File: flow/design.v
module ula(clock,rst,a,b,r,op,sb,sa,enable,sinA, sinB);
	input [7:0]a;
	input [7:0]b;
	input op;
	input clock;
	input rst;
	output reg [8:0]r;
	output sa, sb;
	input sinA;
	input sinB;
	reg saa;
	reg sbb;
	reg sinal;
	input enable;
	reg [6:0]aa;
	reg [6:0]bb;
	reg [7:0]rr;
	reg [7:0]rr_n;
	reg sinal_n;
	always @(*) begin
		saa = sinA;
		sbb = sinB;
		aa = a[6:0];
		bb = b[6:0];
		rr_n = rr;
		sinal_n = sinal;
		case(op)
			0: begin
				if(saa == 0 && sbb == 0)begin
					rr_n = aa + bb;
					sinal_n = 0;
				end
				if(saa == 1 && sbb == 0)begin
					if(aa > bb)begin
						rr_n = aa - bb;
						sinal_n = saa;
					end
					else begin
						rr_n = bb - aa;
						sinal_n = sbb;
					end
				end
				if(saa == 0 && sbb == 1)begin
					if(aa > bb)begin
						rr_n = aa - bb;
						sinal_n = saa;
					end
					else begin
						rr_n = bb - aa;
						sinal_n = sbb;
					end
				end
				if(saa == 1 && sbb == 1)begin
					rr_n = aa + bb;
					sinal_n = 1;
				end
			end	
			1: begin
			sbb = ~sbb;
			if(saa == 0 && sbb == 0)begin
					rr_n = aa + bb;
					sinal_n = 0;
				end
				if(saa == 1 && sbb == 0)begin
					if(aa > bb)begin
						rr_n = aa - bb;
						sinal_n = saa;
					end
					else begin
						rr_n = bb - aa;
						sinal_n = sbb;
					end
				end
				if(saa == 0 && sbb == 1)begin
					if(aa > bb)begin
						rr_n = aa - bb;
						sinal_n = saa;
					end
					else begin
						rr_n = bb - aa;
						sinal_n = sbb;
					end
				end
				if(saa == 1 && sbb == 1)begin
					rr_n = aa + bb;
					sinal_n = 1;
				end
			end	
		endcase
	end
	always @(posedge clock) begin
		if (rst) begin
			rr <= 0;
			sinal <= 0;
		end
		else begin
			rr <= rr_n;
			sinal <= sinal_n;
		end
	end
	always @(posedge clock) begin
		if (rst) begin
			r <= 0;
		end
		else if (rr==0) begin
			r[8] <= 1;
			r[7:0] <= rr;
		end
		else begin
			r[8] <= ~sinal;
			r[7:0] <= rr;
		end
	end
	assign sa = saa;
	assign sb = sbb;
endmodule
module bcdout(saida,saida1,saida2,in,enable);
	input [8:0] in;
	output reg [6:0]saida;
	output reg [6:0]saida1;
	output reg [6:0]saida2;
	input enable;
	reg sinal;
	reg [7:0]uni;
	reg [7:0]dez;
	reg [7:0]dezz;
	reg [7:0]cen;
	reg [6:0] su, sd, sc;
	reg [7:0] aux;
	always @(*) begin
		sinal = 0;
		aux = 0;
		uni = 0;
		dezz = 0;
		dez = 0;
		cen = 0;
		if (enable) begin
			sinal = in[8];
			aux[7:0] = in[7:0];
			uni = aux%10;
			dezz = aux%100;
			dez = dezz/10;
			cen = aux/100;
			case(uni)
				8'b00000000: 
					saida = 7'b0000001;
	            8'b00000001: 
					saida = 7'b1001111;
	            8'b00000010: 
					saida = 7'b0010010;
	            8'b00000011: 
					saida = 7'b0000110;
	            8'b00000100: 
					saida = 7'b1001100;
	            8'b00000101: 
					saida = 7'b0100100;
	            8'b00000110: 
					saida = 7'b0100000;
	            8'b00000111: 
					saida = 7'b0001111;
	            8'b00001000: 
					saida = 7'b0000000;
	            8'b00001001: 
					saida = 7'b0000100;
				default:
					saida = 7'b1111110;
        endcase
        		case(dez)
				8'b00000000: 
					saida1 = 7'b0000001;
	            8'b00000001: 
					saida1 = 7'b1001111;
	            8'b00000010: 
					saida1 = 7'b0010010;
	            8'b00000011: 
					saida1 = 7'b0000110;
	            8'b00000100: 
					saida1 = 7'b1001100;
	            8'b00000101: 
					saida1 = 7'b0100100;
	            8'b00000110: 
					saida1 = 7'b0100000;
	            8'b00000111: 
					saida1 = 7'b0001111;
	            8'b00001000: 
					saida1 = 7'b0000000;
	            8'b00001001: 
					saida1 = 7'b0000100;
				default:
					saida1 = 7'b1111110;
        endcase
        case(cen)
				8'b00000000: 
					saida2 = 7'b0000001;
	            8'b00000001: 
					saida2 = 7'b1001111;
				8'b00000010: 
					saida2 = 7'b0010010;
				default:
					saida2 = 7'b1111110;
        endcase
		end
		else begin
				saida = 7'b1111111;
				saida1 = 7'b1111111;
				saida2 = 7'b1111111;
			end	
	end
endmodule
module Remoto(clk,rst,entrada,comando,su,sd,suB,sdB,saida_1,saida1_1,saida2_1,soma_result_1,sinal_A,sinal_B);
parameter inicia            = 2'b00;   
parameter inicia_1          = 2'b01;    
parameter leitura           = 2'b10; 
parameter zera_B    = 3'b010;
parameter zera_tudo = 3'b011;
parameter soma      = 3'b100;
parameter sub       = 3'b101;
parameter muda_sinal= 3'b110;
parameter  DESLIGADO = 0;
parameter  ESPERA = 1;
parameter limite_um      =  4095; 
parameter lid_zero      =  3594;  
parameter  RECEBE_A_DEZ = 2;
parameter  RECEBE_A_UNI = 3;
parameter  MUDA_SINAL_A = 4;
parameter  RECEBE_A_DEZ_B = 5;
parameter  RECEBE_A_UNI_B = 6;
parameter  MUDA_SINAL_B = 7;
parameter  ZERA_TUDO = 8;	
parameter lid_um  			=  3281;  
parameter tempo_zero      =  648;
parameter tempo_bit  =  312;
input         clk;      
input         rst;
input         entrada;    
output reg [7:0] comando;
output reg[6:0] su;
output reg[6:0] sd;
output reg[6:0] suB;
output reg[6:0] sdB; 
wire [8:0] soma_result;
output reg [8:0] soma_result_1;
reg [4:0] estado_m;
reg [7:0] vetorA;
reg [7:0] vetorA_aux;
reg [7:0] vetorA_2;
reg [7:0] vetorA_1;
reg [7:0] vetorB;
reg [7:0] vetorB_aux;
reg [7:0] vetorB_1;
reg [7:0] vetorB_2;
reg on;
output reg sinal_A;
output reg sinal_B;
reg    [11:0] contado_inicial;            
reg           contado_inicial_flag;      
reg [26:0]delay;
reg [2:0]op;
wire [6:0] saida;
wire [6:0] saida1;
wire [6:0] saida2;
output [6:0] saida_1;
output [6:0] saida1_1;
output [6:0] saida2_1;
reg    [11:0] contador_inicial;           
reg           contador_inicial_flag;    
reg    [11:0] contagem;           
reg           contagem_flag;     
reg     [5:0] bitcount;              
reg     [1:0] estado;             
reg    [31:0] dados_control;        
reg nova_mensagem;
reg    [8:0] sr;
reg   [26:0] dl;        
assign saida_1 = saida;
assign saida1_1 = saida1;
assign saida2_1 = saida2;
ula G1(.clock(clk),.rst(rst),.a(vetorA),.b(vetorB),.r(soma_result),.op(op), .enable(on), .sinA(sinal_A),.sinB(sinal_B));
bcdout G2(.saida(saida),.saida1(saida1),.saida2(saida2),.in(soma_result_1),.enable(on));
always @(posedge clk )
if (rst)
			 contado_inicial <= 0;
else if ((estado == inicia) && !entrada)
			 contado_inicial <= contado_inicial + 1'b1;
		else                           
			 contado_inicial <= 0;	              		 	
always @(posedge clk)	
if (rst)
			 contador_inicial <= 0;
else if ((estado == inicia_1) && entrada)
			 contador_inicial <= contador_inicial + 1'b1;
		else  
			 contador_inicial <= 0;	            		 	
always @(posedge clk )
if (rst)
			 contagem <= 0;
else if ((estado == leitura) && entrada)
			 contagem <= contagem + 1'b1;
		else
			 contagem <= 1'b0;        
always @(posedge clk)
if (rst)
	     bitcount <= 6'b0;
else if (estado == leitura)
		begin
			if (contagem == tempo_bit)
					bitcount <= bitcount + 1'b1; 
		end   
	  else
	     bitcount <= 6'b0;
always @(posedge clk) 
		if (rst)
			estado <= inicia;
		else
			case (estado)
 			    inicia  : if (contado_inicial > lid_zero)  
			  	              estado <= inicia_1; 
			    inicia_1: if (contador_inicial > lid_um)
			  	              estado <= leitura;
			    leitura : if ((contagem >= limite_um) || (bitcount >= 33))
			  					      estado <= inicia;
	        default  : estado <= inicia; 
			 endcase
always @(posedge clk)
	  if (rst)
			 dados_control <= 0;
	  else if (estado == leitura)
		begin
			 if (contagem >= tempo_zero) 
			    dados_control[bitcount-1'b1] <= 1'b1;  
		end
		else
			 dados_control <= 0;
always @(posedge clk)
	  if (rst) begin
			comando <= 0;
			nova_mensagem <= 1'b0;
	  end
	  else if (bitcount == 32) begin
			 if (dados_control[31:24] == ~dados_control[23:16])
			 begin		
				comando[7:0] <= dados_control[23:16]; 
			 	nova_mensagem <= 1'b1;
			 end
			 else
				  nova_mensagem <= 1'b0 ;
		end
		else begin
			nova_mensagem <= 1'b0 ;
		end
always @(posedge clk) begin
	sr = soma_result_1;
	dl = delay;
	if (rst) begin
		estado_m <= DESLIGADO;
		on <= 0;
		op <= 1;
		vetorA <= 8'b11111111;
		vetorB <= 8'b11111111;
		sinal_A <= 0;
		sinal_B <= 0;
		soma_result_1 <= 0;
		delay <= 0;
	end
	else begin
	if(sr==0)begin
		sr=9'b000000000;
	end
	else if(!on && sr[8]==0) begin
		sr[8]=1'b1;
	end
	case(estado_m)
		DESLIGADO: begin
				if(comando == 8'b00010010 && nova_mensagem)begin
					estado_m <= ESPERA;
					on <= 1;
					vetorA<=0;
					vetorB<=0;
					op<=0;
					if(soma_result==0)begin
						sr=9'b000000000;
					end
				end
			end
		ESPERA:begin
				if(comando == 8'b00010010 && nova_mensagem)begin 
					vetorA<=8'b11111111;
					vetorB<=8'b11111111;
					sr = 9'b100000000;
					estado_m <= DESLIGADO;
					on<=0;
				end
				else if(comando == 8'b00001111)begin  
					estado_m <=  RECEBE_A_DEZ;
					vetorA<=0;
					sinal_A<=0;
					sr = 9'b100000000;
				end
				else if(comando == 8'b00010000)begin  
					estado_m <=  ZERA_TUDO;
					vetorA<=0;
					vetorB<=0;
					sinal_A<=0;
					sinal_B<=0;
					sr = 9'b100000000;
				end
				else if(comando == 8'b00010011)begin 
					estado_m <= RECEBE_A_DEZ_B;
					vetorB<=0;
					sinal_B<=0;
					sr = 9'b100000000;
				end
				else if(comando == 8'b00011010)begin 
					op<=0;
					if(soma_result==0)begin
						sr=9'b000000000;
					end
					else begin
						sr = soma_result;
					end
				end
				else if(comando == 8'b00011110)begin 
					op<=1;
					if(soma_result==0)begin
						sr=9'b000000000;
					end
					else begin
					sr = soma_result;
					end
				end
			end
		ZERA_TUDO:begin
				estado_m <= RECEBE_A_DEZ;
				sr = 9'b100000000;
		end
		RECEBE_A_DEZ_B:begin
				if(comando >= 0 && comando < 10)begin
					vetorB <=comando;
					sinal_B <=0;
					estado_m <= RECEBE_A_UNI_B;
					dl = 0;
				end
			end	
		RECEBE_A_DEZ:begin
				if(comando >= 0 && comando < 10)begin
					vetorA <= comando;
					sinal_A <=0;
					estado_m <= RECEBE_A_UNI;
					dl = 0;
				end
			end	
		RECEBE_A_UNI:begin
			dl = dl + 1'b1;
				if((dl > 78125 && (comando >= 0 && comando < 10)) && nova_mensagem)begin
					vetorA<=vetorA * 10 + comando;
					estado_m <= MUDA_SINAL_A;
					dl = 0;
				end
				else if((dl > 78125 && comando > 9) && nova_mensagem)begin
					estado_m <= MUDA_SINAL_A;
					dl = 0;
				end
			end
		RECEBE_A_UNI_B:begin
			dl = dl + 1'b1;
				if((dl > 78125 && (comando >= 0 && comando < 10)) && nova_mensagem)begin
					vetorB<=vetorB * 10 + comando;
					estado_m <= MUDA_SINAL_B;
					dl = 0;
				end
				else if((dl > 78125 && comando > 9) && nova_mensagem)begin
					estado_m <= MUDA_SINAL_B;
					dl = 0;
				end
			end
		MUDA_SINAL_A:begin
			if(comando == 8'b00001100)begin
				sinal_A<=~sinal_A;
				estado_m <=ESPERA;
			end
			else if(comando > 9 && comando != 8'b00001100)begin
				estado_m <=ESPERA;
			end
		end
		MUDA_SINAL_B:begin
			if(comando == 8'b00001100 )begin
				sinal_B<=~sinal_B;
				estado_m <=ESPERA;
			end
			else if(comando > 9 && comando != 8'b00001100)begin
				estado_m <=ESPERA;
			end
		end
	endcase	
	soma_result_1 <= sr;
	delay <= dl;
	end
end
always @(*) begin
		vetorA_1 = 0;
		vetorA_2 = 0;
		su = 7'b1111111;
		sd = 7'b1111111;
		if(vetorA > 200) begin
			su = 7'b1111111;
			sd = 7'b1111111;
		end
		else begin
			vetorA_1 = vetorA%10;
			vetorA_2 = vetorA/10;
			case(vetorA_1)
				0: 
					su = 7'b0000001;
	            1: 
					su = 7'b1001111;
	            2: 
					su = 7'b0010010;
	            3: 
					su = 7'b0000110;
	            4: 
					su = 7'b1001100;
	            5: 
					su = 7'b0100100;
	            6: 
					su = 7'b0100000;
	            7: 
					su = 7'b0001111;
	            8: 
					su = 7'b0000000;
	            9: 
					su = 7'b0000100;
        endcase
	        case(vetorA_2)
		        	0: 
		        		sd = 7'b0000001;
			        1: 
			        	sd = 7'b1001111;
			        2: 
			        	sd = 7'b0010010;
			        3: 
			        	sd = 7'b0000110;
			        4: 
			        	sd = 7'b1001100;
			        5: 
			        	sd = 7'b0100100;
			        6: 
			        	sd = 7'b0100000;
			        7: 
			        	sd = 7'b0001111;
			        8: 
			        	sd = 7'b0000000;
			        9: 
			        	sd = 7'b0000100;
			endcase
		end	
	end
	always @(*) begin
		vetorB_1 = 0;
		vetorB_2 = 0;
		suB = 7'b1111111;
		sdB = 7'b1111111;
		if(vetorB > 200) begin
			suB = 7'b1111111;
			sdB = 7'b1111111;
		end
		else begin
			vetorB_1 = vetorB%10;
			vetorB_2 = vetorB/10;
			case(vetorB_1)
					0: 
						suB = 7'b0000001;
		            1: 
						suB = 7'b1001111;
		            2: 
						suB = 7'b0010010;
		            3: 
						suB = 7'b0000110;
		            4: 
						suB = 7'b1001100;
		            5: 
						suB = 7'b0100100;
		            6: 
						suB = 7'b0100000;
		            7: 
						suB = 7'b0001111;
		            8: 
						suB = 7'b0000000;
		            9: 
						suB = 7'b0000100;
	        endcase
	        case(vetorB_2)
		        	0: 
		        		sdB = 7'b0000001;
			        1: 
			        	sdB = 7'b1001111;
			        2: 
			        	sdB = 7'b0010010;
			        3: 
			        	sdB = 7'b0000110;
			        4: 
			        	sdB = 7'b1001100;
			        5: 
			        	sdB = 7'b0100100;
			        6: 
			        	sdB = 7'b0100000;
			        7: 
			        	sdB = 7'b0001111;
			        8: 
			        	sdB = 7'b0000000;
			        9: 
			        	sdB = 7'b0000100;
			endcase
		end
	end	
endmodule
File: flow/run.sh
#!/bin/bash
# the make line also repeats each setting of config.mk as NAME=value (left out here)
make -C /OpenROAD-flow-scripts/flow DESIGN_CONFIG=/design/flow/config.mk WORK_HOME=/design/flow/orfs CLKGATE_MAP_FILE= finish
File: flow/config.mk
export PLATFORM = sky130hd
export DESIGN_NAME = Remoto
export DESIGN_NICKNAME = Remoto
export VERILOG_FILES = /design/flow/design.v
export SDC_FILE = /design/flow/constraint.sdc
export NUM_CORES = 4
export LEC_CHECK = 0
export ABC_AREA = 1
export CAP_MARGIN = 20
export CORE_ASPECT_RATIO = 0.5
export CORE_MARGIN = 2
export CORE_UTILIZATION = 56
export CTS_CLUSTER_DIAMETER = 205
export CTS_CLUSTER_SIZE = 98
export PLACE_DENSITY = 0.55
export SETUP_SLACK_MARGIN = 3.88
export SLEW_MARGIN = 20
export TNS_END_PERCENT = 15
File: flow/constraint.sdc
create_clock -name core_clock -period 14.0 [get_ports {clk}]
set_input_delay 2.8000 -clock core_clock [delete_from_list [all_inputs] [get_ports {clk}]]
set_output_delay 2.8000 -clock core_clock [all_outputs]
set_load 0.01 [all_outputs]
==> results of run 1 <==
[through the flow]
stage / cells / cell area [um2] / utilization [%]
3_3_place_gp: 2541 / 14800 / 61.3
3_5_place_dp: 2541 / 14800 / 61.3
2_1_floorplan: 2169 / 13800 / -
4_1_cts: 2573 / 15300 / 63.6
5_1_grt: 2573 / 15300 / 63.6
6_report: 2573 / 15300 / 63.6
[cell type report]
type	count	area, um2	area share [%]
flip-flops and latches	153	3060	20.0
inverters	343	1300	8.49
multi-input cells	1637	9280	60.6
repair buffers	72	711	4.64
clock buffers	18	429	2.80
well taps	336	420	2.75
clock inverters	14	115	0.752
[metal layers]
| layer | track usage, % | wire (um) | vias to the layer above | part of all wire (%) |
|---|---|---|---|---|
| li1 | - | - | 7179 | - |
| met1 | 37.2 | 17200 | 5913 | 52 |
| met2 | 40.7 | 13800 | 238 | 42 |
| met3 | 4.19 | 1370 | 28 | 4.2 |
| met4 | 5.53 | 372 | 0 | 1.1 |
| met5 | 0 | 0 | - | 0 |
==> run notes, run 1 <==
Purpose: to document the outcome of synthesis and place and route.

STA
Setup repair after global routing left no endpoint under its margin. The hold violation total from the final report is 0. Setup total negative slack on the finished layout was measured at 0 ns. Clock skew on the completed layout was measured at 0.0101 ns. The final period utilization is 63.5%.

The setup-violating endpoint count in the final report is 0. The achievable clock frequency is 112 MHz. At the pin with the least slew margin, the transition time is 1.09 ns. The final critical-path setup slack is 5.11 ns.

The remaining max-slew budget at the tightest pin is 26.6%. Max-slew check failures listed in the final report amount to 0. The clock period minus final worst setup slack is 8.89 ns. The worst slack on hold paths is 0.444 ns.

Routing
The routed design shows a via density per instance of 5.19. The via count is 13358. The mean routed wirelength per cell is 12.7 um. The number of inserted diodes is 0. The total iterations of the first detailed-routing run is 5. The detailed-route DRC error count is 0. The number of routed nets with antenna violations is 0. Per the log, the first TritonRoute iteration ended with a DRC count of 966. For this block, the routed nets add up to 32800 um of wire.

Synth
Synthesis produced a netlist with a net count of 2299. The area share of the largest cell type after synthesis is 22.2%. Yosys mapped the design onto 68 distinct sky130hd cell types.

The share of the synthesized netlist area taken by xor and xnor gates is 4.04%. The top logic cell family in the synthesized netlist is simple AND/OR/NAND/NOR gates. The mux contribution to synthesized area is 0.154%. In the post-synthesis netlist, the biggest area contributors are dfxtp_1, nand2_1, ha_1. The cell accounting for the most synthesized area is dfxtp_1. The adder-cell share of the synthesized area is 11.9%.

The Yosys warning count is 4. The gate count of the mapped netlist is 2169. The number of enable-type register cells in the synthesized netlist is 0. The post-synthesis cell type with the largest instance count is nand2_1. The most used flip-flop cell after synthesis is dfxtp_1.

The share of synthesized area occupied by flip-flops and latches is 22.2%. After synthesis the netlist holds a flip-flop and latch count of 153. Yosys reported that registers with async set or reset make up 0%. The synthesized netlist devotes 35.9% of its cell area to simple gates. The cell area after synthesis is 13800 um2. The count of instantiated cells in the yosys netlist is 2169. For reference, compound AND-OR and OR-AND cells occupy 15.2% of the area reported after synthesis. Ranked by instance count, the synthesized netlist is headed by nand2_1, inv_1, nor2_1. The chip area estimate from yosys synthesis is 13800 um2.

After synthesis, the mean cell area works out to 6.36 um2.

Placed design
The post-DP HPWL is 25400 um. The worst setup timing slack at the placement stage is 5.56 ns. The quantity of I/O buffers inserted on ports is 70. The final weighted congestion recorded by global placement is 0.877.

CTS
For this design, the sink count on the clock tree is 153. Per the TritonCTS log, the buffer count is 17. The clock transition at the register clock pins on the worst setup and hold paths after CTS is 0.07 ns. The CTS tree is built. The later pin in the worst-skew pair is clocked with a latency of 0.44 ns. The number of resized instances in the post-cts repair step is 0.

The number of hold-repair buffers added at the cts stage is 0. The post-CTS setup buffer count is 0. The H-tree was split into 4 levels. CTS reports a maximum clock tree buffer depth of 2. The clock root buffer is clkbuf_16.

Global route
The via count of the first global-routing pass is 11850. Summed over all layers, the global routing overflow is 0. The global-route wire length before repair is 55700 um.

Entering global routing, the biggest net connects 83 pins. The number of antenna violations at the first check in global routing is 0. The global-route total usage across every layer is 25.8%.

Critical path
Counting buffers and inverters, the worst setup path is 39 cells deep. The worst setup path is of the reg2out kind. The origin of the critical flop-to-flop path is delay[0].

On the critical path the data arrives at 6.09 ns. STA shows the worst reg2reg path with a cell count of 17. The worst setup path is launched from a register. The endpoint kind of the worst setup timing path is a primary output.

For reference, the critical path is launched at soma_result_1[5]. The worst stage delay on the critical path is 0.49 ns. On the critical path, the stage with the largest delay is an instance of dfxtp_1.

The cell that appears most often on the critical path is nand2_1. According to the timing report, the critical path is captured at saida1_1[2]. The timing report attributes the biggest portion of critical-path delay to simple AND/OR/NAND/NOR gates. Of all nets on the critical path, the largest fanout is 10. Counting both buffers and inverters, the worst setup path holds a total of 7. The data required time at the worst endpoint is 11.20 ns. The destination of the worst register-to-register timing path is delay[4]. For flop-to-flop paths, the worst setup slack is 9.55 ns.

Finish
The filler cell count in the final layout is 2357. The net total in the final layout is 2354. Between the synthesized netlist and the finished layout, the area growth was recorded as 11.0%.

Power
The switching share of power is 23.8%. The leakage power is 7.20 nW. Per the power-grid run, VDD falls by no more than 0.0711 mV. The share of power burned in the clock network is 49.2%.

The share of power burned in combinational logic is 0.9%. The analysis attributes to net switching a power of 208 uW. Overall power consumption after layout is estimated at 875 uW. Looking at the power breakdown, sequential logic takes 49.8% of the total. The combinational power is 8.31 uW. The power density normalized to cell area is 57.2 nW/um2. The internal portion of total power is 667 uW. The power in sequential cells is 436 uW. The power dissipated in the clock network is 431 uW.

Ranked by power, first place goes to sequential cells.

Floorplan
The number of core rows is 40. The total die size is 26000 um2. The height of the die is 115 um. The x dimension of the die is 226 um. The floorplan step defined a core boundary enclosing 24100 um2. Pin placement for this block handled 71 I/O pins. The floorplan step records an initial core utilization of 57.3%.

Hold path
The end point of the worst hold path is contagem[0]. The tightest min-delay check is of the reg2reg type. The number of cells on the worst hold path is listed as 1. The launch point of the worst min-delay path is recorded as contagem[0].

Run
Summing over the stages, the warning tally comes to 87. The number of max-capacitance violations reported is 0.

Outcome
The run finished with no timing, DRC or antenna violations.
==> run 2, diff against run 1 <==
Settings changed: CORE_ASPECT_RATIO 0.5 to default, CORE_UTILIZATION 56 to 70, CTS_CLUSTER_DIAMETER 205 to default, CTS_CLUSTER_SIZE 98 to 72, PLACE_DENSITY 0.55 to default, PLACE_DENSITY_LB_ADDON from default to 0.09, SETUP_SLACK_MARGIN 3.88 to 2.03, TNS_END_PERCENT 15 to default.
Clock period 14.0 ns to 7.17 ns, I/O delays scaled along.
==> run 2 against run 1 <==
The flow now stops in 5_1_grt. Die size down 20%. Synthesized cell count unchanged. Synthesized area stayed put.
==> run notes, run 2 <==
Implementation results are summarized by area below.

Outcome
The flow did not finish. Per the run summary, the flow got no further than 5_1_grt. The tool reported: "[ERROR DPL-0038] Utilization greater than 100%, impossible to legalize".

Floorplan
The core area is 19400 um2. In this run the count of I/O pins placed on the die edge is 71. In this run the horizontal extent of the chip is 144 um. The number of core rows is 51. Once the floorplan was initialized, standard cells occupied 71.1% of the core. According to the floorplan report, the die height is 144 um. The total die size is 20900 um2.

Synth
Yosys attributes the largest share of cell area to dfxtp_1, nand2_1, ha_1. The share of the synthesized netlist area taken by xor and xnor gates is 4.04%. The cell area after synthesis is 13800 um2. A synthesized cell averages 6.36 um2.

In this run, the synthesized area fraction spent on adder and majority cells is recorded as 11.9%. Yosys mapped a number of flops with a built-in enable equal to 0. The post-synthesis cell type with the largest instance count is nand2_1.

The gate count of the mapped netlist is 2169. Of the synthesized area, sequential elements account for 22.2%. Per the synthesis report, the AND-OR/OR-AND share of the synthesized area is 15.2%.

The number of unique standard cell types used by synthesis is 68. The synthesis log from Yosys contains 4 warnings. Of the total synthesized cell area, the portion taken by AND, OR, NAND and NOR gates is 35.9%.

Counting instances in the post-synthesis netlist gives the leading cell types as nand2_1, inv_1, nor2_1. The most used flip-flop cell after synthesis is dfxtp_1. The mux contribution to synthesized area is 0.154%. The top logic cell family in the synthesized netlist is simple AND/OR/NAND/NOR gates. Summed over its instances, the top area cell type makes up 22.2% of the synthesized netlist area. Once synthesis finished, the tally of register bits stood at 153. The cell accounting for the most synthesized area is dfxtp_1.

Yosys stat counts 2169 cells in the synthesized netlist. The fraction of registers with async set/reset is 0%. Per the post-synthesis report, the nets total 2299. Post-synthesis, Yosys gives the total cell area as 13800 um2.

Placed design
The post-DP HPWL is 26500 um. The quantity of I/O buffers inserted on ports is 70. The worst setup timing slack at the placement stage is 0.444 ns.

The final weighted congestion recorded by global placement is 0.936. In this run the cell area measured after placement is 15300 um2.

CTS
Hold repair after CTS inserted 0 buffers. The tree is rooted in a clkbuf_16. The number of levels the H-tree was split into is 4. The number of clock buffers inserted by TritonCTS is 17.

Counting along the longest clock path gives a buffer depth of 2. The CTS log lists the clock sinks for this run as 153.
[run 2: repair_timing]
item,in CTS
gates resized,405
pin swaps,146
setup buffers,158
cloned,1
endpoints found under the setup margin,42
[run 2: stage by stage]
stage	util (%)	instances
after floorplan	-	2169
after global placement	79.0	2473
after detailed placement	79.0	2473
after CTS	92.7	2664
==> run 3, diff against run 2 <==
Settings changed: CAP_MARGIN 20 to 15, CORE_UTILIZATION 70 to 72, CTS_CLUSTER_DIAMETER from default to 346, CTS_CLUSTER_SIZE 72 to 59, GPL_ROUTABILITY_DRIVEN from default to 0, HOLD_SLACK_MARGIN from default to -0.08, MAX_ROUTING_LAYER from default to met4, PLACE_DENSITY_LB_ADDON 0.09 to 0.2, SETUP_SLACK_MARGIN 2.03 to -0.4.
Clock period 7.17 ns to 5.64 ns, I/O delays scaled along.
==> run 3 against run 2 <==
The run again fails in 5_1_grt. Die size decreased by 2.7%. Synthesized area unchanged. Synthesized cell count unchanged.
==> run notes, run 3 <==
Implementation results are summarized by area below.

Synth
After synthesis the netlist holds a flip-flop and latch count of 153. The synthesized instance count is 2169. The post-synthesis cell type with the largest instance count is nand2_1.

After synthesis, the chip area reported by Yosys is 13800 um2. The average instance in the mapped netlist occupies 6.36 um2. Per the synthesis report, the AND-OR/OR-AND share of the synthesized area is 15.2%. The mux contribution to synthesized area is 0.154%. For reference, the top logic cell family by area is simple AND/OR/NAND/NOR gates. The main area contributors are dfxtp_1, nand2_1, ha_1.

Summing the areas of all fa, ha and maj instances in the mapped netlist gives 11.9% of the synthesized area. The share of the synthesized netlist area taken by xor and xnor gates is 4.04%. The fraction of registers with async set/reset is 0%. Looking at the cell usage after synthesis, the top flip-flop cell is dfxtp_1. The number of different library cells used by synthesis comes to 68. The top cell type by area accounts for 22.2% of the synthesized area. The basic-gate share of the synthesized area counting and, or, nand and nor cells is 35.9%.

The count of instantiated cells in the yosys netlist is 2169. When the netlist entered floorplanning its net count stood at 2299. The cell accounting for the most synthesized area is dfxtp_1.

The share of the Yosys chip area taken by registers is 22.2%. Ranked by instance count, the synthesized netlist is headed by nand2_1, inv_1, nor2_1. For this run, the number of Yosys warnings is 4. The cell area after synthesis is 13800 um2. The post-synth count of flops with an enable pin is 0.

CTS
The clock passes through at most 2 buffers. TritonCTS created 17 clock buffers. The H-tree was split into 4 levels. The number of clock sinks is 153.

The clock root buffer is clkbuf_16.

Global route
Global routing finished with a remaining overflow of 88. In the global route stage, overall resource usage came out at 76.1%.

Outcome
The flow did not finish. The stage where the run came to a stop is 5_1_grt. The tool reported: "[ERROR GRT-0232] Routing congestion too high. Check the congestion heatmap in the GUI".

Floorplan
The I/O pin count is 71. The overall die size recorded for this design is 20300 um2. The height of the die is 142 um.

After floorplanning, the core was divided into 50 placement rows. The x dimension of the die is 142 um. The initial utilization of the core area, before any placement, comes to 73.5%. In this run the standard cell core region covers 18800 um2.

Placed design
The post-DP HPWL is 28100 um. During placement, the flow inserted port buffers numbering 70. Once placement finished, the instance area stood at 15700 um2.
==> run 3: layer usage <==
metal | GRT usage (%) | overflow
met1 | 72.7 | 3
met5 | - | -
met4 | 79.0 | 34
met2 | 94.2 | 47
met3 | 55.8 | 4
==> run 3: per-stage QoR <==
stage	hold WS, ns	worst slack (ns)	cells
CTS	0.447	-0.526	2627
global placement	0.430	-0.304	2578
detailed placement	0.433	-0.723	2578
floorplan	0.417	-0.249	2169
==> run 3: what timing repair did <==
| action | in CTS |
|---|---|
| resized | 115 |
| pin swaps | 23 |
| setup buffers | 24 |
| endpoints found under the setup margin | 42 |
| hold buffers | 0 |
==> run 4, diff against run 3 <==
Settings changed: SETUP_SLACK_MARGIN -0.4 to -0.55.
Clock period 5.64 ns to 5.57 ns, I/O delays scaled along.
==> run 4 against run 3 <==
Synthesized area did not move. Die size unchanged. Synthesized cell count did not move. The layout now fails its checks (setup timing).
==> run notes, run 4 <==
Purpose: to document the outcome of synthesis and place and route.

Critical path
Logic depth along the worst register-to-register path is recorded as 17. STA classifies the critical path endpoint as a primary output. The count of buffer and inverter cells on the critical path is 11.

The most numerous cell type found on the critical path is nand2_1. Per the timing report, the most critical flop-to-flop path finishes at delay[18]. The maximum fanout along the worst path is 8. For the worst setup path, the data arrival time is 6.31 ns. The worst setup path is launched from a register. The longest incremental delay of any stage on the critical path is reported as 0.35 ns. The launch point of the worst path is soma_result_1[5]. The data required time reported for the critical path is 4.46 ns. The timing report gives the worst reg2reg path a setup slack of 0.80 ns.

On the critical path, the stage with the largest delay is an instance of dfxtp_2. All stages included, the depth of the critical timing path comes to 42. Looking at the reg2reg group, the worst path starts from delay[1].

Per STA, the worst path accumulates the most delay in the family simple AND/OR/NAND/NOR gates. Per STA, the endpoint of the critical path is saida1_1[6]. In the setup report, the worst path falls into the class reg2out.

Power
The leakage power in the latest report is 8.16 nW. The power dissipated in the clock network is 1.06 mW. After layout, the design draws a total of 2.18 mW. The worst vdd rail ir drop is 0.179 mV.

The share of power burned in the clock network is 48.6%. Per report_power, the combinational group accounts for 1.0% of the total. The group drawing the most power is sequential cells.

The power density normalized to cell area is 128 nW/um2. Per report_power, the Sequential row totals 1.10 mW. The power report attributes to the sequential group a share of 50.4%. The combinational power is 22.7 uW.

The internal portion of total power is 1.67 mW. The net load switching power is 504 uW. In this run switching power makes up 23.2% of total power.

Finish
The finished cells cover 17000 um2. The area growth from synthesis to final layout is 23.4%. For this run, the share of the core covered by cells in the final layout is 90.8%. The net total in the final layout is 2536.

Synth
The synthesized design contains 0 enable-type register cells. The number of different library cells used by synthesis comes to 68. Dividing the synthesized area by the synthesized cell count gives 6.36 um2. For this run, the chip area from Yosys synthesis comes to 13800 um2. The fraction of registers with async set/reset is 0%. The cell area that synthesis handed to floorplanning was 13800 um2.

In the synthesized netlist, the number of instances is 2169. After synthesis, the cell types taking the most area are dfxtp_1, nand2_1, ha_1. Of the synthesized area, sequential elements account for 22.2%. The cell accounting for the most synthesized area is dfxtp_1. After synthesis, the share of cell area in mux cells is 0.154%.

In this run, the synthesized area fraction spent on xor and xnor cells is recorded as 4.04%. The adder-cell share of the synthesized area is 11.9%. The post-synthesis cell type with the largest instance count is nand2_1. Post-synth the commonest register cell is dfxtp_1. The synth_stat.txt file lists the number of cells as 2169. Grouping non-sequential cells by family puts the most area in simple AND/OR/NAND/NOR gates. The area share of the largest cell type after synthesis is 22.2%.

The number of storage elements in the synthesis netlist is 153. For reference, the top cells by count after synthesis are nand2_1, inv_1, nor2_1. The synthesized netlist devotes 15.2% of its cell area to compound gates. The basic-gate share of the synthesized area counting and, or, nand and nor cells is 35.9%. At floorplan, the net count of the design was reported as 2299. The synthesis report lists the Yosys warning total as 4.

Outcome
The violated checks flagged are setup timing. The flow ran to the end, but the layout failed its checks.

CTS
Per the TritonCTS log, the buffer count is 17. The CTS tree is built. The number of clock sinks is 153. The number of hold-repair buffers added at the cts stage is 0.

The clock tree synthesis step divided the H-tree into 4 levels. The later pin in the worst-skew pair is clocked with a latency of 0.44 ns. Looking at the worst setup and hold paths, the clock pins of their registers show a slew of 0.06 ns. In this run the clock root is driven by a clkbuf_16.

The number of buffers between clock root and the deepest sink is 2.

Routing
The script logs the mean routed wire length per placed instance as 19.6 um. The via count is 17579. The total iterations of the first detailed-routing run is 17. The detail-routed via count per cell is 6.63. The detailed-route wire length is 52100 um.

The first routing iteration left 2808 violations. Per the detail_route report, DRC violations left total 0. The detail route stage leaves a number of antenna-violating nets equal to 0.

Global route
The number of antenna violations at the first check in global routing is 1. The via count of the first global-routing pass is 15167. Entering global routing, the biggest net connects 82 pins. The global-route total usage across every layer is 40.7%.

The global-route wire length before repair is 66800 um. For this run the aggregate overflow at the end of global routing stands at 0.

Run
Across all stage logs, warnings added up to 88. In this run the maximum-capacitance check reported violations numbering 0.

Hold path
The end point of the worst hold path is contado_inicial[0]. The type of the most critical hold path is reg2reg. Looking at hold timing, the worst path starts from contado_inicial[0]. Hold analysis shows the worst path with a depth of 1.

STA
For the pin with the worst max-slew slack, the measured transition is 1.25 ns. The setup-violating endpoint count in the final report is 42. Counting endpoints that fail hold in the final report gives 0. Setup repair after global routing could not meet its margin everywhere. Checking max transition, the worst relative margin is 16.3%. The worst path in the final design needs a cycle of 7.42 ns, including I/O delays and setup. For reference, the final report shows the max-slew violation count at 0. The final critical-path setup slack is -1.85 ns.

In the finished design, the share of the clock period the worst path needs comes to 133%. The highest clock rate this design can be run at is 135 MHz. The largest clock skew in the final design is 0.00610 ns.

The worst slack on hold paths is 0.449 ns.

Floorplan
The core region is 18800 um2. The height of the die is 142 um. The chip occupies 20300 um2. The fraction of the core area occupied by cells at floorplan is 73.5%.

The I/O pin count is 71. The x dimension of the die is 142 um. The number of core rows is 50.

Placed design
The post-DP HPWL is 28300 um. The total placed instance area is 15800 um2. The buffer_ports step reported a buffer count of 70.
## run 4: metal layers
layer  vias to the layer above  GRT usage (%)  wire (um)
li1                       7524              -          -
met1                      7740           45.5      17000
met2                      1677           69.3      23000
met3                       638           7.67       7180
met4                         0           21.2       4900
met5                         -              -          0
## run 4: timing repair
action / CTS / global route
buffers inserted: 15 / 27
setup endpoints to repair: 40 / 42
cloned: 0 / 1
pin swaps: 16 / 57
gates resized: 82 / 170
## run 4: cell type report
type                    instances  area (um2)
multi-input cells            1638        9820
flip-flops and latches        153        3070
repair buffers                253        2010
fillers                       819        1730
inverters                     343        1320
clock buffers                  19         443
well taps                     234         293
clock inverters                12        78.8
diodes                          1        2.50
## run 4: stage by stage
stage / cells / TNS (ns) / setup slack, ns
6_report: 2653 / -37.46 / -1.85
5_1_grt: 2653 / -45.66 / -2.02
4_1_cts: 2636 / -19.85 / -0.665
3_5_place_dp: 2591 / -10.87 / -0.737
3_3_place_gp: 2591 / -3.22 / -0.360
2_1_floorplan: 2169 / -1.45 / -0.305
==> run 5, diff against run 4 <==
Settings changed: ABC_AREA 1 to 0, CAP_MARGIN 15 to 20, CORE_MARGIN 2 to 3, CORE_UTILIZATION 72 to 71, HOLD_SLACK_MARGIN -0.08 to default, PLACE_DENSITY_LB_ADDON 0.2 to 0.04, SETUP_SLACK_MARGIN -0.55 to 2.83.
Clock period 5.57 ns to 11.8 ns, I/O delays scaled along.
==> run 5 against run 4 <==
Now clean on timing, DRC and antenna. First-iteration DRC count decreased by 59%. Die size increased by 2.3%. Cell area decreased by 11%. Hold slack got worse by 0.015 ns. Clock-buffer cell count decreased by 1. Utilization decreased by 8.3 points. Critical endpoint is now saida1_1[2].
==> run notes, run 5 <==
Purpose: to document the outcome of synthesis and place and route.

Synth
Per the synthesis report, the number of distinct cell types is 101. The area share of the largest cell type after synthesis is 22.6%. Post-synthesis, Yosys gives the total cell area as 13500 um2.

Measured against the total synthesized area, the mux share comes to 3.17%. Of the total synthesized cell area, the portion taken by XOR and XNOR cells is 7.42%. The cell area after synthesis is 13500 um2. The count of instantiated cells in the yosys netlist is 1786. The post-synthesis share of cell area spent on and-or and or-and gates is 26.0%. Per the post-synthesis stats, the area per cell is 7.58 um2.

The Yosys step of the flow raised 4 warnings. The fraction of registers with async set/reset is 0%. The number of nets handed over by synthesis was 1916.

Synthesis handed over a netlist of 1786 instances. The most used flip-flop cell after synthesis is dfxtp_1. After synthesis, flip-flops and latches occupy 22.6% of the total area. After synthesis, the most frequently instantiated cells are nor2_1, nand2_1, dfxtp_1. The synthesis stats list as the most numerous cell nor2_1. Yosys mapped a number of flops with a built-in enable equal to 0. The cell accounting for the most synthesized area is dfxtp_1.

For reference, full adder, half adder and majority cells occupy 12.9% of the area reported after synthesis. Per the synthesis report, the simple-gate share of the synthesized area is 22.8%. The main area contributors are dfxtp_1, ha_1, nor2_1. Per the synth log, the flip-flop and latch total comes to 153. The top logic cell family in the synthesized netlist is AND-OR/OR-AND gates.

Critical path
The data required time at the worst endpoint is 9.44 ns. In this run the critical path is formed by inv_1 > ha_1 > o211ai_1 > and2_2 > a211oi_4 > o21ai_2 > a21oi_2 > nor2_1 > ha_1 > or3_1 > ha_1 > o21ai_1 > o211ai_1 > a211o_2 > maj3_2 > mux2_2 > a221o_1 > o21ai_2 > inv_1 > ha_1 > and3_1 > o21ai_1 > clkdlybuf4s50_1. STA classifies the critical path startpoint as a register. The startpoint-to-endpoint class of the critical path is reg2out. The count of buffer and inverter cells on the critical path is 3. Per STA, the highest per-stage delay on the worst path measures 0.57 ns. For the worst flop-to-flop path, the logic depth is 16. Among the stages of the critical path, the cell type that occurs most often is ha_1. The maximum fanout along the worst path is 13. The startpoint identified for the worst register-to-register timing path is delay[0].

For flop-to-flop paths, the worst setup slack is 7.01 ns. The slowest cell on the critical path is clkdlybuf4s50_1. The destination of the worst register-to-register timing path is delay[11]. The launch point of the worst path is soma_result_1[5]. The cell count along the critical path is 23. The timing report attributes the biggest portion of critical-path delay to AND-OR/OR-AND gates.

Following the worst setup path forward leads to its endpoint at saida1_1[2]. Data arrives at the worst endpoint at 6.54 ns. The endpoint kind of the worst setup timing path is a primary output.

CTS
The clock tree has to reach 153 sinks. The CTS tree is built. In this run the clock root is driven by a clkbuf_16. The number of levels the H-tree was split into is 4. The number of clock buffers inserted by TritonCTS is 17. The timing report gives the clock slew at the launch and capture registers of the worst setup and hold paths as 0.06 ns. The clock latency at the later pin of the worst-skew pair is 0.43 ns.

CTS reports a maximum clock tree buffer depth of 2.

STA
The clock arrives with 0.0115 ns of skew. Setup repair after global routing left no endpoint under its margin. The worst slack on hold paths is 0.434 ns.

In this build the clock could be raised as far as 112 MHz. The clock period minus final worst setup slack is 8.90 ns. The hold violation total from the final report is 0.

Per the slew report, the remaining headroom to the max-slew limit stands at 26.1%. Setup total negative slack on the finished layout was measured at 0 ns. At the pin with the least slew margin, the transition time is 1.10 ns. The number of max-slew violations in the final report is 0. From the final report, the count of setup violators was given as 0. The final period utilization is 75.4%.

Power
The combinational power is 11.3 uW. The analysis attributes to cell leakage a power of 6.04 nW. Combinational cells account for 1.0% of the total power. The completed layout was analyzed and its total power is 1.10 mW. The script computed a power per unit cell area of 72.5 nW/um2. The switching share of power is 23.0%. The group drawing the most power is clock. Per report_power, the sequential group accounts for 47.1% of the total. The power in sequential cells is 517 uW. The power dissipated in the clock network is 568 uW. The worst vdd rail ir drop is 0.103 mV.

The share of power burned in the clock network is 51.8%. In the power breakdown, the internal column shows 845 uW. The net load switching power is 252 uW.

Placed design
The post-DP HPWL is 23200 um. The quantity of I/O buffers inserted on ports is 70. Per the placement report, the placed cell count is 2003.

Routing
For this sky-water flow run, the detailed-routed wirelength per cell is reported as 16.6 um. The routed design shows a via density per instance of 6.59. The detailed-route wire length is 34100 um.

The number of routed nets with antenna violations is 0. The detailed-route DRC error count is 0. For this block, the initial DRC count from the detailed router was 1148. In the routed netlist, the antenna diode instances number 0. For this block, the via count after detailed routing is 13550. The total iterations of the first detailed-routing run is 6.

Outcome
The run finished with no timing, DRC or antenna violations.

Floorplan
The chip occupies 20800 um2. The share of the core area taken by cells at floorplan is 73.8%. The die is 144 um wide. For reference, the placement row count at floorplan is 49. The I/O pin count is 71.

The core area is 18300 um2. The die is 144 um tall.

Finish
The post-route utilization of the core is recorded as 82.5%. The number of non-filler instances in the completed layout is 2057. The filler cell count in the final layout is 1220. The area growth from synthesis to final layout is 11.7%.

The net total in the final layout is 1945.

Global route
For met3 alone, demand over resource in global routing was 3.70%. The via count of the first global-routing pass came to 12285. On met2, the global router reports a usage of 54.4%. The global-route total usage across every layer is 32.6%. The global-route met1 utilization is 41.7%. The global routing stage identified its most utilized layer as met2. The first global-routing pass estimated 56200 um of wire.

The remaining global-route overflow is 0. The number of antenna violations at the first check in global routing was 0. Entering global routing, the biggest net connects 70 pins.

Run
The number of max-capacitance violations reported is 0. The logs give a warning total of 86.

Hold path
The instance count along the most critical hold path is 1. The min-delay analysis places its worst path in the category reg2reg. STA lists the startpoint of the worst hold path as G1.sinal. The endpoint of the worst hold path is reported as G1.r[8].
## run 5: metrics by stage
step	area [um2]	worst slack (ns)
after floorplan	13500	3.75
after global placement	14200	2.29
after detailed placement	14200	1.95
after CTS	14900	2.79
after global routing	15100	2.63
final	15100	2.90
## run 5: what timing repair did
action / in CTS / in global routing
endpoints found under the setup margin: 27 / 27
pin swaps: 5 / 8
endpoints found under the hold margin: 0 / 0
hold buffers: 0 / 0
gates resized: 15 / 25
buffers inserted: 8 / 14
## run 5: final cells by class
type | count | area, um2 | share of cell area [%]
multi-input combinational | 1469 | 9930 | 65.7
tap | 229 | 287 | 1.90
clock inverter | 14 | 171 | 1.13
clock buffer | 18 | 439 | 2.91
inverter | 77 | 300 | 1.99
timing repair buffer | 97 | 901 | 5.96
sequential | 153 | 3080 | 20.4
## run 5: per-layer routing
| layer | wire length, um | share of wire (%) |
|---|---|---|
| met3 | 2240 | 6.6 |
| met5 | 0 | 0 |
| met2 | 16500 | 48 |
| met4 | 720 | 2.1 |
| met1 | 14700 | 43 |
==> run 6, diff against run 5 <==
Settings changed: ABC_AREA 0 to default, CORE_MARGIN 3 to 2, CORE_UTILIZATION 71 to 72, CTS_CLUSTER_DIAMETER 346 to 371, CTS_CLUSTER_SIZE 59 to 70, GPL_ROUTABILITY_DRIVEN 0 to default, PLACE_DENSITY_LB_ADDON 0.04 to 0.0, SETUP_SLACK_MARGIN 2.83 to default.
Clock period 11.8 ns to 6.47 ns, I/O delays scaled along.
==> run 6 against run 5 <==
Now fails the layout checks on setup timing. Cell area is 8.4% higher. Clock-buffer cell count is 1 lower. Via count is 6.9% higher. Clock power is 63% higher. Cell count is 6.4% higher. Synthesized cell count stayed put. Clock skew is 0.0014 ns lower. Critical endpoint is now saida1_1[6]. Largest power group is now sequential cells.
==> run notes, run 6 <==
Purpose: to document the outcome of synthesis and place and route.

Outcome
The flow ran to the end, but the layout failed its checks. The violated checks flagged are setup timing.

Synth
The post-synthesis cell type with the largest instance count is nor2_1. The share of the synthesized netlist area taken by xor and xnor gates is 7.42%. Of the post-synthesis cell area, the dominant cell type holds 22.6%.

The commonest register cell is dfxtp_1. The cell area after synthesis is 13500 um2. The synthesized net count is 1916. Yosys reports that the most numerous cell types are nor2_1, nand2_1, dfxtp_1.

The top logic cell family in the synthesized netlist is AND-OR/OR-AND gates. For this run, the chip area from Yosys synthesis comes to 13500 um2. A synthesized cell averages 7.58 um2.

The fraction of registers with async set/reset is 0%. The mux contribution to synthesized area is 3.17%. The number of enable-type register cells in the synthesized netlist is 0.

Synthesis inferred 153 register bits. The main area contributors are dfxtp_1, ha_1, nor2_1. The adder-cell share of the synthesized area is 12.9%. The gate count of the mapped netlist is 1786.

Per the Yosys statistics, synthesis produced 1786 cells. The number of unique standard cell types used by synthesis is 101. The post-synthesis share of cell area spent on and-or and or-and gates is 26.0%. The cell accounting for the most synthesized area is dfxtp_1. The share of synthesized area occupied by flip-flops and latches is 22.6%. The Yosys warning count is 4.

The basic-gate share of the synthesized area counting and, or, nand and nor cells is 22.8%.

STA
The highest clock rate this design can be run at is 149 MHz. Headroom to the max-slew limit came out at 24.2%. The final period utilization is 104%.

In the final report, the number of pins over their slew limit comes to 0. The final layout reports a setup TNS of -1.11 ns. Per the finish-stage timing summary, setup violations number 8.

The hold violation total from the final report is 0. The routed design could run at a clock period as short as 6.71 ns. The transition time recorded at the tightest slew-check pin is 1.12 ns. The largest clock skew in the final design is 0.0102 ns. Setup repair after global routing could not meet its margin everywhere. The final critical-path setup slack is -0.244 ns.

Critical path
The cell repeated most along the worst path is ha_4. The maximum fanout along the worst path is 4. The launch point of the worst path is soma_result_1[4]. The element type at the critical path start is a register. According to the timing report, the data required time at the worst endpoint equals 5.18 ns. Per STA, the highest per-stage delay on the worst path measures 0.36 ns. The count of buffer and inverter cells on the critical path is 6. The cell count along the critical path is 26. The worst setup slack for register-to-register paths is 1.59 ns. The worst register-to-register path depth is 16.

The origin of the critical flop-to-flop path is vetorB[2]. On the critical path the data arrives at 5.42 ns. The setup path with the least slack is of type reg2out. OpenSTA lists the critical path endpoint as saida1_1[6].

The endpoint kind of the worst setup timing path is a primary output. Per the timing report, the most critical flop-to-flop path finishes at G1.rr[5]. The critical path's slowest stage uses the library cell dfxtp_4. The family of cells with the greatest summed delay on the critical path is AND-OR/OR-AND gates.

CTS
TritonCTS built the clock tree. The number of hold buffers added after CTS was 0. The number of clock sinks is 153.

TritonCTS created 17 clock buffers. The clock transition at the register clock pins on the worst setup and hold paths after CTS is 0.06 ns. The number of buffers between clock root and the deepest sink is 2. CTS built an H-tree with a depth of 4. At the later pin of the worst-skew pair, clock insertion delay measures 0.43 ns. The clock root buffer is clkbuf_16.

Routing
The detailed-route wire length is 39000 um. Per the detail_route report, inserted antenna diodes total 0. Detailed-route iteration 0 reported a violation count of 1355. In the log, the iteration count for the first detailed-route pass is 5.

Using the TritonRoute via totals, the vias-per-cell ratio works out to 6.62. Once detail routing completed, the nets flagged for antenna violations numbered 0. The via count is 14483. TritonRoute output was used to compute an average wire per cell of 17.8 um.

The detailed-route DRC error count is 0.

Hold path
Looking at the hold checks, the worst path lands on G1.r[8]. The startpoint identified for the worst hold timing path is G1.sinal. The type of the most critical hold path is reg2reg. The report gives the cell count of the worst hold path as 1.

Power
The net load switching power is 447 uW. The leakage power is 6.62 nW. For the clock group, total power comes out at 927 uW.

Power spread over the standard cell area amounts to 115 nW/um2. The internal portion of total power is 1.44 mW. The power report lists the combinational group at 20.7 uW.

The overall power consumption is 1.89 mW. The power in sequential cells is 944 uW. Per report_power, the combinational group accounts for 1.1% of the total.

Net switching is 23.6% of the power. The share of power burned in the clock network is 49.0%. The worst-case IR drop observed on VDD is 0.201 mV. Ranked by power, first place goes to sequential cells. Sequential cells burn 49.9% of the power.

Global route
Entering global routing, the biggest net connects 70 pins. The met3 routing resource usage after global routing is 4.52%. Routing resource usage on met2 recorded by global route was 64.1%.

Global routing consumed, on the met1 layer, 45.2% of the routing resources. The global-route wire length before repair is 60800 um. The layer with the highest usage is met2. The number of antenna violations at the first check in global routing came to 0. For this run the aggregate overflow at the end of global routing stands at 0.

The global-route total usage across every layer is 37.0%. The via count of the first global-routing pass is 13079.

Placed design
After detailed placement, the design holds a cell count of 2118. Summed over all nets, the half-perimeter wirelength after detailed placement is 25800 um. Per the placement log, port buffering inserted 70 buffers.

After its last routability iteration, the placer logged a weighted congestion of 0.931.

Finish
The area growth from synthesis to final layout is 21.0%. The finished layout reports a core utilization of 88.2%. The final layout report lists a filler cell count of 1012.

Leaving out filler cells and counting taps, the final layout contains 2189. In the final design database the tool counted 2073 nets.

Run
The tally of OpenROAD warnings is 87. The number of maximum-capacitance violations recorded for the run is 0.

Floorplan
Row generation in the floorplan step produced 50 rows. The height of the die is 141 um. The fraction of the core area occupied by cells at floorplan is 72.8%.

The total die size is 19900 um2. In this run the standard cell core region covers 18600 um2. The I/O pin count is 71. From left edge to right edge, the die measures 141 um.
run 6: final cells by class:
| class | instances | area, um2 | area share (%) |
|---|---|---|---|
| clock buffer | 17 | 425 | 2.60 |
| sequential | 153 | 3070 | 18.8 |
| timing repair buffer | 224 | 1800 | 11.0 |
| timing repair inverter | 1 | 5.00 | 0.0306 |
| inverter | 77 | 303 | 1.85 |
| tap | 234 | 293 | 1.79 |
| multi-input combinational | 1469 | 10400 | 63.3 |
| clock inverter | 14 | 111 | 0.680 |
run 6: metrics by stage:
stage | setup slack, ns | area [um2] | hold slack, ns
CTS | -0.181 | 15900 | 0.450
detailed placement | -0.211 | 15100 | 0.439
floorplan | 0.00625 | 13600 | 0.407
global placement | -0.106 | 15100 | 0.418
finish | -0.244 | 16400 | 0.447
global route | -0.425 | 16400 | 0.462
run 6: repair_timing:
action	in CTS	in global routing
pin swaps	32	42
gates resized	106	108
endpoints found under the setup margin	37	39
gates cloned	0	1
setup buffers	19	21
run 6: per-layer routing:
metal,up-vias,wire length (um)
met5,-,0
met4,0,1130
met3,119,2460
met2,678,19500
met1,6870,15900
li1,6816,-
==> run 7, diff against run 6 <==
Settings changed: CORE_UTILIZATION 72 to 8, CTS_CLUSTER_DIAMETER 371 to default, CTS_CLUSTER_SIZE 70 to default, MAX_ROUTING_LAYER met4 to default, PLACE_DENSITY_LB_ADDON 0.0 to default.
Clock period 6.47 ns to 22.2 ns, I/O delays scaled along.
==> run 7 against run 6 <==
Clock-buffer cell count rose by 1. Global-route usage fell by 32 points. Hold slack got worse by 0.014 ns. Synthesized area did not move. Largest power group is now clock. Via count fell by 10%. Synthesized cell count did not move. Wire length rose by 5.8%. Critical path depth fell by 1. First-iteration DRC count fell by 32%. Cell count rose by 84%. The run now finishes clean. Non-clock buffer count fell by 144.
==> run notes, run 7 <==
Purpose: to document the outcome of synthesis and place and route.

Power
The leakage power is 5.91 nW. The internal portion of total power is 439 uW. The power density normalized to cell area is 33.1 nW/um2.

The share of power burned in combinational logic is 1.1%. The script extracted a net switching power of 134 uW. Looking at the group totals, the largest power group turns out to be clock. The share of power burned in the clock network is 50.9%.

The combinational power is 6.11 uW. Clock network power for this build is 291 uW. Sequential cells account for 48.1% of the total power.

The switching share of power is 23.4%. Looking at the VDD voltage map, the peak drop is 0.0329 mV. Summed over all sequential cells, the power is 275 uW.

STA
The sum of negative setup slack is 0 ns. Across all checked pins, the minimum headroom to the slew limit is 34.8%. Pins over their slew limit in the final report were tallied at 0. The clock period could shrink to 12.65 ns. The final period utilization is 57.0%.

In the final run the clock tree shows a worst skew of 0.0114 ns. The achievable clock frequency is 79.0 MHz. In the post-route analysis, the smallest setup slack over all paths is 9.55 ns. For the pin with the worst max-slew slack, the measured transition is 0.977 ns.

The hold violation total from the final report is 0. Setup repair after global routing left no endpoint under its margin. The end-of-flow timing check tallies setup violations at 0.

Placed design
Timing analysis after detailed placement gives a worst setup slack of 9.99 ns. Buffers placed on the I/O ports in this run total 70. In the placement report, post-DP HPWL is listed as 32200 um. The final estimated routing congestion in global placement is 0.815.

Synth
The most used flip-flop cell after synthesis is dfxtp_1. The basic-gate share of the synthesized area counting and, or, nand and nor cells is 22.8%. The fraction of registers with async set/reset is 0%. The adder-cell share of the synthesized area is 12.9%. The synthesized design devotes to its leading area cell type 22.6% of total area. The average footprint of a synthesized cell is 7.58 um2. The synth_stat.txt file lists the number of cells as 1786. The main area contributors are dfxtp_1, ha_1, nor2_1. The post-synthesis cell type with the largest instance count is nor2_1.

Summed over all instances, the cell type with the most area after synthesis is dfxtp_1. Yosys printed 4 warnings. The chip area line in the Yosys stat output reads 13500 um2.

Ranked by instance count, the synthesized netlist is headed by nor2_1, nand2_1, dfxtp_1. Yosys mapped a number of flops with a built-in enable equal to 0. After synthesis, the largest family of logic cells by area is AND-OR/OR-AND gates.

The number of storage elements in the synthesis netlist is 153. The cell-mix breakdown from Yosys lists the compound-gate area share as 26.0%. The synthesized net count is 1916. The mux contribution to synthesized area is 3.17%.

The synthesized netlist handed to floorplanning was reported with a cell count of 1786. Before any placement, the netlist area is recorded as 13500 um2. The share of the synthesized netlist area taken by xor and xnor gates is 7.42%.

The share of synthesized area occupied by flip-flops and latches is 22.6%. The number of unique standard cell types used by synthesis is 101.

Outcome
The flow ran to the end and the layout has no timing, DRC or antenna violations.

Critical path
The startpoint-to-endpoint class of the critical path is reg2out. The launch point of the worst path is soma_result_1[4]. The critical path contains buffers and inverters numbering 5 combined. Counting cells, the worst reg-to-reg path comes to 16. The longest incremental delay of any stage on the critical path is reported as 0.83 ns. The critical path endpoint has a required time of 17.76 ns. The cell repeated most along the worst path is ha_1.

The maximum fanout along the worst path is 23. The destination of the worst register-to-register timing path is delay[23]. The worst setup slack for register-to-register paths is 17.67 ns. The launch point of the worst register-to-register path is recorded as delay[1]. Broken down by cell family, the worst path's largest delay share belongs to AND-OR/OR-AND gates. The termination of the worst setup path is saida1_1[5].

STA classifies the critical path startpoint as a register. For the worst setup path, the data arrival time is 8.21 ns. The cell count along the critical path is 25. The endpoint kind of the worst setup timing path is a primary output. The slowest cell on the critical path is dfxtp_1.

Global route
The first global-routing pass estimated 65200 um of wire. The number of antenna violations at the first check in global routing is 2. The global-route total usage across every layer is 4.64%. The met2 usage is 8.53%. met1 track demand over resource after global routing is 5.32%.

The layer with the highest usage is met2. met3 track demand over resource after global routing is 0.643%. The remaining global-route overflow is 0. Entering global routing, the biggest net connects 70 pins.

The via count of the first global-routing pass is 12056.

Hold path
The worst hold path begins at G1.sinal. The type of the most critical hold path is reg2reg. In the hold timing report, the worst path depth is 1. The end point of the worst hold path is G1.r[8].

Run
The number of max-capacitance violations reported is 0. The tally of OpenROAD warnings is 85.

Routing
The detail-routed via count per cell is 3.24. The detailed-route wire length is 41200 um. The DRC violation total left in the routed layout is recorded as 0. The routed layout has 13020 vias. The total iterations of the first detailed-routing run is 6.

The number of DRC violations after detailed-routing iteration 0 is 923. The mean routed wirelength per cell is 10.3 um. The number of routed nets with antenna violations is 0.

CTS
The number of buffers between clock root and the deepest sink is 2. The post-CTS setup buffer count is 0. The number of hold-repair buffers added at the cts stage is 0.

TritonCTS reports the number of clock sinks as 153. The number of clock buffers inserted by TritonCTS is 17. For the worst-skew pair, the clock arrives at the later sink with an insertion delay of 0.43 ns. The clock root buffer is clkbuf_16. The number of resized instances in the post-cts repair step is 0. The CTS tree is built. In the CTS report, the clock slew at the register clock pins of the worst setup and hold paths is listed as 0.07 ns. The number of levels the H-tree was split into is 4.

Floorplan
The I/O pin count is 71. The x dimension of the die is 415 um. The fraction of the core area occupied by cells at floorplan is 8.08%.

The core area is 168000 um2. The chip occupies 172000 um2. The report lists the number of standard-cell rows as 150. Measured along the y axis, the die boundary spans 415 um.

Finish
In the final design database the tool counted 1928 nets. The area growth from synthesis to layout is 27.9%.
[run 7: per-stage QoR]
| step | instances | instance area (um2) | utilization (%) | hold slack (ns) | power, mW |
|---|---|---|---|---|---|
| finish | 4017 | 17300 | 10.3 | 0.433 | 0.572 |
| global route | 4016 | 17300 | 10.3 | 0.443 | 0.592 |
| CTS | 4015 | 17300 | 10.3 | 0.429 | 0.579 |
| detailed placement | 3983 | 16700 | 9.97 | 0.420 | 0.288 |
| global placement | 3983 | 16700 | 9.97 | 0.419 | 0.288 |
| floorplan | 1786 | 13500 | - | 0.407 | 0.286 |
[run 7: area by class of cell]
class	count	area (um2)
sequential	153	3060
multi-input combinational	1469	9820
antenna	2	5.00
timing repair buffer	80	771
clock inverter	14	151
clock buffer	18	439
inverter	77	300
tap	2204	2760
fill	19382	150000
[run 7: layer usage]
| metal | part of all wire, % | wire (um) | vias up |
|---|---|---|---|
| met4 | 2.8 | 1160 | 0 |
| met3 | 3.2 | 1310 | 44 |
| met5 | 0 | 0 | - |
| met2 | 51 | 21100 | 241 |
| met1 | 43 | 17700 | 6207 |
| li1 | - | - | 6528 |
==> run 8, diff against run 7 <==
Settings changed: ABC_AREA from default to 0, CELL_PAD_IN_SITES_DETAIL_PLACEMENT from default to 2, CELL_PAD_IN_SITES_GLOBAL_PLACEMENT from default to 2, CORE_ASPECT_RATIO from default to 1.58, CORE_UTILIZATION 8 to 40, CTS_CLUSTER_DIAMETER from default to 120, CTS_CLUSTER_SIZE from default to 70, GPL_ROUTABILITY_DRIVEN from default to 0, GPL_TIMING_DRIVEN from default to 0, MIN_ROUTING_LAYER from default to met2, PLACE_DENSITY_LB_ADDON from default to 0.29, SLEW_MARGIN 20 to 35, TNS_END_PERCENT from default to 90.
Clock period 22.2 ns to 14.0 ns, I/O delays scaled along.
==> run 8 against run 7 <==
Still clean on timing, DRC and antenna. Critical path depth is 2 lower. Clock power is 88% higher. Die size is 79% lower. Cell area is 11% lower. Global-route usage grew 44 points.
==> run notes, run 8 <==
Purpose: to document the outcome of synthesis and place and route.

Synth
The fraction of registers with async set/reset is 0%. The post-synthesis cell type with the largest instance count is nor2_1. Yosys mapped a number of flops with a built-in enable equal to 0. The cell accounting for the most synthesized area is dfxtp_1. The commonest cells after synthesis are nor2_1, nand2_1, dfxtp_1. Yosys attributes the largest share of cell area to dfxtp_1, ha_1, nor2_1. According to the Yosys statistics, the synthesized design has a chip area of 13500 um2. In this run the mean area of a mapped cell was 7.58 um2. The synthesis report lists the Yosys warning total as 4. By area, the combinational part of the netlist is dominated by AND-OR/OR-AND gates. The area share of the largest cell type after synthesis is 22.6%. The mux contribution to synthesized area is 3.17%.

The most used flip-flop cell after synthesis is dfxtp_1. Summing the areas of all compound-gate instances in the mapped netlist gives 26.0% of the synthesized area. Summing the areas of all and, or, nand and nor instances in the mapped netlist gives 22.8% of the synthesized area. The cell area after synthesis is 13500 um2. Synthesis produced 1786 cells. The synthesized netlist devotes 7.42% of its cell area to XOR and XNOR gates. The count of instantiated cells in the yosys netlist is 1786. After synthesis, flip-flops and latches occupy 22.6% of the total area. The adder-cell share of the synthesized area is 12.9%. The number of storage elements in the synthesis netlist is 153. The synthesized net count is 1916.

After synthesis, the netlist uses 101 different library cells.

CTS
The clock root buffer is clkbuf_16. TritonCTS built the clock tree. The number of levels the H-tree was split into is 4. The clock passes through at most 2 buffers. The clock latency at the later pin of the worst-skew pair is 0.46 ns. The number of resized instances in the post-cts repair step is 0. The number of hold-repair buffers added at the cts stage is 0. Counting the buffers created by CTS gives 17. The post-CTS setup buffer count is 0. The number of clock sinks is 153. In the CTS report, the clock slew at the register clock pins of the worst setup and hold paths is listed as 0.07 ns.

Critical path
The endpoint kind of the worst setup timing path is a primary output. The critical path is of the reg2out type. Tracing the worst setup path back leads to its startpoint at soma_result_1[3]. The worst stage delay on the critical path is 0.67 ns.

The script reports the combined buffer and inverter count of the critical path as 6. The maximum fanout along the worst path is 10. The data required time reported for the critical path is 11.20 ns. Following the worst setup path forward leads to its endpoint at saida_1[1].

In this design, the largest share of critical-path delay is due to AND-OR/OR-AND gates. Looking at the reg2reg group, the worst path starts from vetorB[2]. The data arrival time reported for the critical path is 7.93 ns. In this run the register-to-register setup slack is 8.31 ns. In this run the critical path is formed by buf_2 > inv_1 > ha_1 > nand2b_1 > a21oi_1 > inv_1 > ha_1 > o21ai_0 > nand2_1 > a21boi_0 > a221oi_2 > o2111ai_1 > xnor2_1 > a41oi_1 > or3b_1 > clkbuf_1 > xnor2_1 > inv_1 > ha_1 > nand2_1 > o21ai_0 > o211ai_1 > clkdlybuf4s50_1. The slowest cell on the critical path is o21ai_0.

The worst register-to-register path depth is 18. For the worst reg-to-reg path, the endpoint reported by OpenROAD is G1.rr[6]. Walking the critical path from launch to capture passes 23 cell instances. The worst setup path is launched from a register.

STA
The worst path needs 10.73 ns of the cycle, external delays included. The number of max-slew violations in the final report is 0. Setup repair after global routing left no endpoint under its margin. The sum of negative setup slack is 0 ns. The final period utilization is 76.7%.

The setup-violating endpoint count in the final report is 0. The achievable clock frequency is 93.2 MHz. After layout, the setup clock skew is reported as 0.0163 ns. In the final report, the number of hold violations comes to 0. The pin slew with the least headroom to its limit is 0.936 ns.

Headroom to the max-slew limit came out at 37.5%.

Routing
The via count is 20584. The detail-routed via count per cell is 8.88. The detailed-route DRC error count is 0. In this run the remaining antenna-violating nets after routing total 0. The mean routed wirelength per cell is 25.8 um.

The number of DRC violations after detailed-routing iteration 0 is 4872. The total iterations of the first detailed-routing run is 17. The detailed-route wire length is 59700 um.

Floorplan
The share of the core area taken by cells at floorplan is 40.6%. The floorplan step set the die width to 150 um. The die covers 35400 um2. From bottom edge to top edge, the die measures 235 um. The number of core rows is 84. During I/O placement, the number of pins put on the boundary was 71. The core area is 33300 um2.

Global route
The maximum number of pins on one net before global-route repair is 17. The global-route total usage across every layer is 49.1%. The number of antenna violations at the first check in global routing is 0.

Per the GRT congestion report, total overflow comes to 0. The global-route wire length before repair is 92300 um. The via count of the first global-routing pass is 23333.

Power
The internal portion of total power is 748 uW. The sequential power share is 43.7%. The share of power burned in combinational logic is 1.6%. Summed over all combinational cells, the power is 15.6 uW. The flow reports that the clock network draws 54.8% of the design power.

The largest share of the power goes to clock. The net load switching power is 251 uW. The power in sequential cells is 436 uW. The power density normalized to cell area is 64.7 nW/um2. The worst vdd rail ir drop is 0.0760 mV.

The leakage power is 6.10 nW. Per the breakdown, switching nets consume 25.1% of all power. The power dissipated in the clock network is 547 uW.

Hold path
Counting instances, the worst hold path has a depth of 1. The beginning of the worst hold path is G1.rr[3]. The type of the most critical hold path is reg2reg. The end point of the worst hold path is G1.r[3].

Finish
The area of the multi-input gates is 9820 um2. The filler cell count in the final layout is 3786. The net total in the final layout is 2004. In the final layout, flip-flops and latches occupy 3060 um2. Cells fill 46.3% of the core in the end.

The area growth from synthesis to final layout is 14.1%.

Run
In this run the maximum-capacitance check reported violations numbering 0. The tally of OpenROAD warnings is 85.

Placed design
The post-DP HPWL is 38800 um. The quantity of I/O buffers inserted on ports is 69.

Outcome
The run finished with no timing, DRC or antenna violations.
[run 8: routing by layer]
layer,GRT usage (%),part of all wire [%]
met1,-,0
met3,53.2,33
met2,64.7,52
met4,19.1,14
met5,5.86,0.36
[run 8: final cells by class]
class	instances	area share [%]
Buffer	87	2.44
Antenna cell	1	0.0162
Tap cell	430	3.48
Clock buffer	19	2.87
Inverter	77	1.94
Multi-Input combinational cell	1469	63.6
Timing Repair Buffer	69	4.47
Clock inverter	13	1.33
Sequential cell	153	19.8
[run 8: stage by stage]
stage | area, um2 | std cells | hold slack [ns] | power (mW) | setup WS, ns
after floorplan | 13500 | 1786 | 0.407 | 0.453 | 5.51
after global placement | 14800 | 2285 | 0.417 | 0.458 | 4.43
after detailed placement | 14800 | 2285 | 0.455 | 0.459 | 4.00
after CTS | 15400 | 2317 | 0.494 | 0.987 | 3.46
after global routing | 15400 | 2317 | 0.508 | 1.01 | 2.98
final | 15400 | 2318 | 0.500 | 0.999 | 3.27
Power and IR drop assume default switching activity.
